Design CPU, start of the top module:
module CPU(
    input logic clk,
    input logic rst,
    output logic [31:0] im_addr,
    input  logic [31:0] im_rdata,     
    output logic [31:0] dm_addr,
    output logic [31:0] dm_wdata,    
    output logic [3:0]  dm_web,       
    input  logic [31:0] dm_rdata      
);
logic [31:0] IF_PC;
logic [31:0] IF_pc4;
logic [31:0] IF_PC_next;
logic [31:0] IF_instr;
logic [31:0] ID_PC;
logic [31:0] ID_pc4;
logic [31:0] ID_instr;
logic IF_ID_stall;
logic IF_ID_flush;
logic [6:0] ID_opcode;
logic [4:0] ID_rd;
logic [2:0] ID_funct3;
logic [4:0] ID_rs1;
logic [4:0] ID_rs2;
logic [6:0] ID_funct7;
logic [31:0] ID_rs1_data;
logic [31:0] ID_rs2_data;
logic [31:0] ID_imm;
logic [1:0] ID_ALUOp;
logic [1:0] ID_ALUSrcA;
logic ID_ALUSrcB;
logic ID_Branch;
logic ID_Jal;
logic ID_Jalr;
logic ID_MemWrite;
logic ID_MemRead;
logic ID_RegWrite;
logic [1:0] ID_ResultSrc;
logic [3:0] ID_ALUControl;
logic [31:0] ID_pc_imm;
logic [31:0] ID_jalr_target;
logic ID_eq;
logic ID_lt;
logic ID_ltu;
logic ID_take_branch;
logic [1:0] ID_PCSel;
logic [1:0] ID_ForwardA;
logic [1:0] ID_ForwardB;
logic [31:0] ID_forward_rs1;
logic [31:0] ID_forward_rs2;
logic ID_Branch_Stall;
logic ID_EX_flush;
logic [31:0] EX_PC;
logic [31:0] EX_pc4;
logic [31:0] EX_rs1_data;
logic [31:0] EX_rs2_data;
logic [31:0] EX_imm;
logic [4:0] EX_rs1;
logic [4:0] EX_rs2;
logic [4:0] EX_rd;
logic [2:0] EX_funct3;
logic [3:0] EX_ALUControl;
logic [1:0] EX_ALUSrcA;
logic EX_ALUSrcB;
logic EX_MemWrite;
logic EX_MemRead;
logic EX_RegWrite;
logic [1:0] EX_ResultSrc;
logic [31:0] EX_alu_in1;
logic [31:0] EX_alu_in2;
logic [31:0] EX_alu_result;
logic [1:0] ForwardA;
logic [1:0] ForwardB;
  ...
clock: 6.16 ns
lec_check: 0
abc_area: 0
cap_margin: 20
core_margin: 2
core_utilization: 72
cts_cluster_diameter: 357
cts_cluster_size: 100
place_density: 0.6
setup_slack_margin: 1.78
slew_margin: 20
tns_end_percent: 10
run.sh (not shown) runs the stock make flow with config.mk's settings and CLKGATE_MAP_FILE=.
The baseline never finished: it broke off in 5_1_grt, error GRT-0116.
==> next run, changes <==
- ABC_AREA: 0 -> unset
- CORE_UTILIZATION: 72 -> 58
- CTS_CLUSTER_DIAMETER: 357 -> unset
- CTS_CLUSTER_SIZE: 100 -> unset
- PLACE_DENSITY: 0.6 -> unset
- SETUP_SLACK_MARGIN: 1.78 -> unset
- TNS_END_PERCENT: 10 -> unset
- clock period: 6.16 -> 4.43 ns (I/O delays scaled with it)
With this change the flow reached the layout checks and failed them: setup timing.
Synthesized cell count does not change.
Synthesized area is unchanged.
Die size came out higher by 24%.
==> next run, changes <==
- CORE_UTILIZATION: 58 -> 40
- PLACE_DENSITY: unset -> 0.6
- clock period: 4.43 -> 7.98 ns (I/O delays scaled with it)
=> With this change the flow completed with no timing, DRC or antenna violations; register-to-register slack improved by 2.0 ns; cell count falls by 4.6%; hold slack gets worse by 0.0090 ns; design area fell by about 13%; synthesized area is unchanged; total power drops by 49%; worst setup slack improved by 2.0 ns; clock power drops by about 45%.
==> next run, changes <==
- CORE_UTILIZATION: 40 -> 62
=>
- The new run went through all stages and came out clean
- clock-buffer cell count decreases by 17
- critical path depth increases by 3
- via count increases by a few percent
- routed wire length increases slightly
- global-route usage increases by 17 points

========
Setup of build 79:
Starting RTL as in the previous note.
==> flow/config.mk <==
export PLATFORM = sky130hd
export DESIGN_NAME = CPU
export DESIGN_NICKNAME = CPU
export VERILOG_FILES = /design/flow/design.v
export SDC_FILE = /design/flow/constraint.sdc
export NUM_CORES = 4
export LEC_CHECK = 0
export CAP_MARGIN = 35
export CELL_PAD_IN_SITES_GLOBAL_PLACEMENT = 0
export CORE_MARGIN = 9
export CORE_UTILIZATION = 48
export CTS_CLUSTER_SIZE = 22
export MAX_ROUTING_LAYER = met4
export PLACE_DENSITY = 0.87
export SETUP_SLACK_MARGIN = 0.26
export SLEW_MARGIN = 20
export TNS_END_PERCENT = 65
==> flow/constraint.sdc <==
create_clock -name core_clock -period 5.01 [get_ports {clk}]
set_input_delay 1.0020 -clock core_clock [delete_from_list [all_inputs] [get_ports {clk}]]
set_output_delay 1.0020 -clock core_clock [all_outputs]
set_load 0.01 [all_outputs]
The flow for build 79 finished, though final verification flagged negative setup slack.
The inputs of build 52 differ from those of build 79 as listed below.
Settings: removing CELL_PAD_IN_SITES_GLOBAL_PLACEMENT (formerly 0); changing CTS_CLUSTER_SIZE from 22 to 59; removing TNS_END_PERCENT (formerly 65); removing PLACE_DENSITY (formerly 0.87); changing CORE_MARGIN from 9 to 2; changing CORE_UTILIZATION from 48 to 60; changing SETUP_SLACK_MARGIN from 0.26 to -0.41; changing CAP_MARGIN from 35 to 20; removing MAX_ROUTING_LAYER (formerly met4); changing the clock period (ns, I/O delays scaled along) from 5.01 to 4.43.
## What came out
Build 79: complete, dirty (negative setup slack). Build 52 ran in full, but the layout does not pass; the checks complain about negative setup slack. Count of plain and timing-repair buffers delta for build 52 relative to build 79: 18 lower. Going from build 79 to build 52, chip footprint saw a decrease, cell-internal power saw an increase. Relative to build 79, worst max-slew margin expressed relative to the limit decreased by 11 points in build 52.
> inputs changed (build 52 -> build 29)
Settings: putting PLACE_DENSITY at 0.6 where nothing was set; swapping 60 for 40 in CORE_UTILIZATION; clearing CTS_CLUSTER_SIZE, which used to be 59; clearing SETUP_SLACK_MARGIN, which used to be -0.41; swapping 4.43 for 4.6 in the clock period (ns, I/O delays scaled along).
Results
- Number of distinct library cells after synthesis essentially unchanged between build 29 and build 52.
- Wire length of the first global-routing pass (build 29 vs. build 52) decreases by more than 10%
- Taking build 52 as the reference point, the net switching power figure of build 29 falls by about 7%.
- Total stage count of the critical path: build 29 vs build 52 up about 30%
- Complete run, failing final checks: build 29, reason negative setup slack.
- [build 29] final worst-path cycle share fell 14 points relative to build 52

========
CPU again, from the RTL that the note above started with.
Design CPU, start of the top module:
module CPU(
    input logic clk,
    input logic rst,
    output logic [31:0] im_addr,
    input  logic [31:0] im_rdata,     
    output logic [31:0] dm_addr,
    output logic [31:0] dm_wdata,    
    output logic [3:0]  dm_web,       
    input  logic [31:0] dm_rdata      
);
make LEC_CHECK=0 ABC_AREA=0 CAP_MARGIN=25 CELL_PAD_IN_SITES_DETAIL_PLACEMENT=1 CELL_PAD_IN_SITES_GLOBAL_PLACEMENT=0 CORE_ASPECT_RATIO=1.36 CORE_MARGIN=10 CORE_UTILIZATION=40 CTS_CLUSTER_DIAMETER=65 CTS_CLUSTER_SIZE=90 GPL_ROUTABILITY_DRIVEN=1 GPL_TIMING_DRIVEN=1 HOLD_SLACK_MARGIN=0.22 MAX_ROUTING_LAYER=met4 MIN_ROUTING_LAYER=met2 PLACE_DENSITY_LB_ADDON=0.0 SETUP_SLACK_MARGIN=2.2 SLEW_MARGIN=15 finish   # period 14.3 ns
The baseline finished with timing, DRC and antenna clean.
Edit:
Settings changed: ABC_AREA 0 to default, CAP_MARGIN 25 to 20, CELL_PAD_IN_SITES_GLOBAL_PLACEMENT 0 to default, CORE_ASPECT_RATIO 1.36 to default, CORE_MARGIN 10 to 2, CTS_CLUSTER_DIAMETER 65 to 323, CTS_CLUSTER_SIZE 90 to default, GPL_ROUTABILITY_DRIVEN 1 to default, GPL_TIMING_DRIVEN 1 to default, HOLD_SLACK_MARGIN 0.22 to default, MAX_ROUTING_LAYER met4 to default, MIN_ROUTING_LAYER met2 to default, PLACE_DENSITY_LB_ADDON 0.0 to 0.13, SETUP_SLACK_MARGIN 2.2 to default, SLEW_MARGIN 15 to 20.
Clock period 14.3 ns to 4.71 ns, I/O delays scaled along.
The new run finished but fails on negative setup slack.
Die size went down by 6.7%.
Register-to-register slack loses 6000 ps.
Utilization goes up by 7.9 points.
Wire length goes down by 0.60%.
Cell count rose by 16%.
Total power climbs to 3.4 times its value.
Area after synthesis does not change.
Combinational power goes up to 3.8 times its value.
Edit:
Settings changed: CELL_PAD_IN_SITES_DETAIL_PLACEMENT 1 to default, CORE_UTILIZATION 40 to 72, CTS_CLUSTER_DIAMETER 323 to 97, CTS_CLUSTER_SIZE from default to 60, PLACE_DENSITY_LB_ADDON 0.13 to default.
Clock period 4.71 ns to 4.21 ns, I/O delays scaled along.
Effect: With this change the flow ended with an error in 5_1_grt; synthesized cell count stays the same; die area drops by well over a third; area after synthesis stays the same.
Edit:
Settings changed: CORE_UTILIZATION 72 to 58, CTS_CLUSTER_DIAMETER 97 to default, CTS_CLUSTER_SIZE 60 to 100, PLACE_DENSITY from default to 0.6.
Clock period 4.21 ns to 5.39 ns, I/O delays scaled along.
Effect:
- Now the flow produced a layout that fails on negative setup slack
- area after synthesis does not change
- die area rises by 24%
- synthesized cell count is unchanged

========
== run 1 ==
CPU again, from the RTL that the note above started with.
Design CPU, start of the top module:
module CPU(
    input logic clk,
    input logic rst,
    output logic [31:0] im_addr,
    input  logic [31:0] im_rdata,     
    output logic [31:0] dm_addr,
    output logic [31:0] dm_wdata,    
    output logic [3:0]  dm_web,       
    input  logic [31:0] dm_rdata      
);
export LEC_CHECK = 0
export CAP_MARGIN = 10
export CORE_MARGIN = 2
export CORE_UTILIZATION = 72
export CTS_CLUSTER_DIAMETER = 350
export CTS_CLUSTER_SIZE = 35
export MAX_ROUTING_LAYER = met4
export PLACE_DENSITY = 0.6
export SETUP_SLACK_MARGIN = 1.73
export SLEW_MARGIN = 20
create_clock -name core_clock -period 6.97 [get_ports {clk}]
Stage in which a tool error killed run 1: global routing (5_1_grt).
Input-level comparison between run 2 and run 1:
# run 1
export LEC_CHECK = 0
export CAP_MARGIN = 10
export CORE_MARGIN = 2
export CORE_UTILIZATION = 72
export CTS_CLUSTER_DIAMETER = 350
export CTS_CLUSTER_SIZE = 35
export MAX_ROUTING_LAYER = met4
export PLACE_DENSITY = 0.6
export SETUP_SLACK_MARGIN = 1.73
export SLEW_MARGIN = 20
create_clock -name core_clock -period 6.97 [get_ports {clk}]
# run 2
export LEC_CHECK = 0
export CAP_MARGIN = 10
export CORE_MARGIN = 2
export CORE_UTILIZATION = 72
export CTS_CLUSTER_DIAMETER = 350
export CTS_CLUSTER_SIZE = 35
export PLACE_DENSITY = 0.6
export SETUP_SLACK_MARGIN = 0.57
export SLEW_MARGIN = 20
create_clock -name core_clock -period 6.97 [get_ports {clk}]
Findings:
Across run 1 and run 2, no clean finish was achieved. Run 1 failed in global routing (5_1_grt) with GRT-0116. Number of post-CTS setup repair buffers in run 2 is 159 lower than in run 1. Against run 1, half-perimeter wire length of the detailed placement result in run 2 rose slightly. Re final weighted congestion of routability-driven global placement: run 1 and run 2 aren't equal, and the lower value belongs to run 1. Count of instances resized after the clock tree is built: run 1 and run 2 compared, lower one is run 2. Run 1 -> run 2: synthesized cell count delta 0, exact match.
Inputs modified between run 2 and run 3:
# run 2
export LEC_CHECK = 0
export CAP_MARGIN = 10
export CORE_MARGIN = 2
export CORE_UTILIZATION = 72
export CTS_CLUSTER_DIAMETER = 350
export CTS_CLUSTER_SIZE = 35
export PLACE_DENSITY = 0.6
export SETUP_SLACK_MARGIN = 0.57
export SLEW_MARGIN = 20
create_clock -name core_clock -period 6.97 [get_ports {clk}]
# run 3
export LEC_CHECK = 0
export CAP_MARGIN = 20
export CORE_MARGIN = 2
export CORE_UTILIZATION = 59
export SLEW_MARGIN = 20
create_clock -name core_clock -period 4.21 [get_ports {clk}]
Notes after the runs:
- The flow completed for run 3, but it is not clean: the layout still shows negative setup slack.
- In the tables for run 3 and run 2, TritonCTS buffer count reads lower with run 2.
- Lower count of standard-cell rows was reported by run 2, not run 3.
- Re core area: run 3 is about 22% up on run 2.
- Against run 2, worst slack at placement in run 3 came out worse.
- In the reports for run 3 and run 2, the smaller post-placement cell count belongs to run 2.
### run 3 -> run 4
# run 3
export LEC_CHECK = 0
export CAP_MARGIN = 20
export CORE_MARGIN = 2
export CORE_UTILIZATION = 59
export SLEW_MARGIN = 20
create_clock -name core_clock -period 4.21 [get_ports {clk}]
# run 4
export LEC_CHECK = 0
export ABC_AREA = 1
export CAP_MARGIN = 20
export CORE_MARGIN = 2
export CORE_UTILIZATION = 72
export CTS_CLUSTER_DIAMETER = 97
export CTS_CLUSTER_SIZE = 60
export HOLD_SLACK_MARGIN = -0.08
export MAX_ROUTING_LAYER = met4
export PLACE_DENSITY_LB_ADDON = 0.04
export SETUP_SLACK_MARGIN = 1.06
export SLEW_MARGIN = 20
export TNS_END_PERCENT = 40
create_clock -name core_clock -period 4.21 [get_ports {clk}]
[summary]
Run 4 did not finish; a tool error ended it in global routing (5_1_grt).
On number of instances in the placed design: between run 4 and run 3, it ends up lower for run 3.
Run 4 vs. run 3: combined area of all synthesized cells went up by about 5%.
Run 4 reports a higher post-cts repair resize count than run 3 does.
From run 3 to run 4 the numbers moved as follows: post-synthesis cell count shows an increase of 4113, summed standard-cell area reported by yosys shows an increase of 5.1%.
Number of CTS-inserted buffers (lower): run 4
Diff run 4 and run 3: instance area at placement lower in run 3
Die size delta for run 4 relative to run 3: 14% lower
Taking run 3 as the reference point, the number of different library cells in the post-synthesis netlist of run 4 falls by 31%.
Compared to run 3, run 4 has area fraction in xor and xnor cells 0.82 points lower.
Diff run 3 -> run 4 | last weighted congestion value of the routability-driven placer | increase of 27%
For run 5, these inputs were changed with respect to run 4:
# run 4
export LEC_CHECK = 0
export ABC_AREA = 1
export CAP_MARGIN = 20
export CORE_MARGIN = 2
export CORE_UTILIZATION = 72
export CTS_CLUSTER_DIAMETER = 97
export CTS_CLUSTER_SIZE = 60
export HOLD_SLACK_MARGIN = -0.08
export MAX_ROUTING_LAYER = met4
export PLACE_DENSITY_LB_ADDON = 0.04
export SETUP_SLACK_MARGIN = 1.06
export SLEW_MARGIN = 20
export TNS_END_PERCENT = 40
create_clock -name core_clock -period 4.21 [get_ports {clk}]
# run 5
export LEC_CHECK = 0
export CAP_MARGIN = 20
export CORE_MARGIN = 2
export CORE_UTILIZATION = 61
export SETUP_SLACK_MARGIN = 1.16
export SLEW_MARGIN = 20
export TNS_END_PERCENT = 5
create_clock -name core_clock -period 4.43 [get_ports {clk}]
## What came out
Of run 5 and run 4, not a single run came through the flow clean.
Stage in which a tool error killed run 4: global routing (5_1_grt).
The area fraction in mux cells reported for run 5 is greater than that of run 4 by 20 points.
The total die area in run 5 was higher than what run 4 gave.
Share of synthesized cell area in and-or and or-and compound cells: run 5 vs run 4 down 8.5 points
Comparing run 5 and run 4, the higher number of buffers created by CTS is on run 5.

========
Starting RTL as in the previous note.
==> flow/config.mk <==
export PLATFORM = sky130hd
export DESIGN_NAME = CPU
export DESIGN_NICKNAME = CPU
export VERILOG_FILES = /design/flow/design.v
export SDC_FILE = /design/flow/constraint.sdc
export NUM_CORES = 4
export LEC_CHECK = 0
export ABC_AREA = 1
export CAP_MARGIN = 20
export CORE_MARGIN = 2
export CORE_UTILIZATION = 72
export CTS_CLUSTER_DIAMETER = 97
export CTS_CLUSTER_SIZE = 60
export HOLD_SLACK_MARGIN = 0.29
export MAX_ROUTING_LAYER = met4
export PLACE_DENSITY_LB_ADDON = 0.04
export SETUP_SLACK_MARGIN = 1.06
export SLEW_MARGIN = 20
==> flow/constraint.sdc <==
create_clock -name core_clock -period 4.08 [get_ports {clk}]
set_input_delay 0.8160 -clock core_clock [delete_from_list [all_inputs] [get_ports {clk}]]
set_output_delay 0.8160 -clock core_clock [all_outputs]
set_load 0.01 [all_outputs]
The first run died in global routing, error DRT-9419.
Rerun with:
Settings changed: ABC_AREA 1 to default, CORE_UTILIZATION 72 to 35, CTS_CLUSTER_DIAMETER 97 to default, CTS_CLUSTER_SIZE 60 to default, HOLD_SLACK_MARGIN 0.29 to default, MAX_ROUTING_LAYER met4 to default, PLACE_DENSITY from default to 0.6, PLACE_DENSITY_LB_ADDON 0.04 to default, SETUP_SLACK_MARGIN 1.06 to default.
Clock period 4.08 ns to 12.5 ns, I/O delays scaled along.
With this change the flow went through all stages and came out clean.
Synthesized cell count is lower by 39%.
Synthesized area is lower by about 5%.
Die size is higher by 94%.
No activity file was given, so power comes from the tool's default toggle rates.
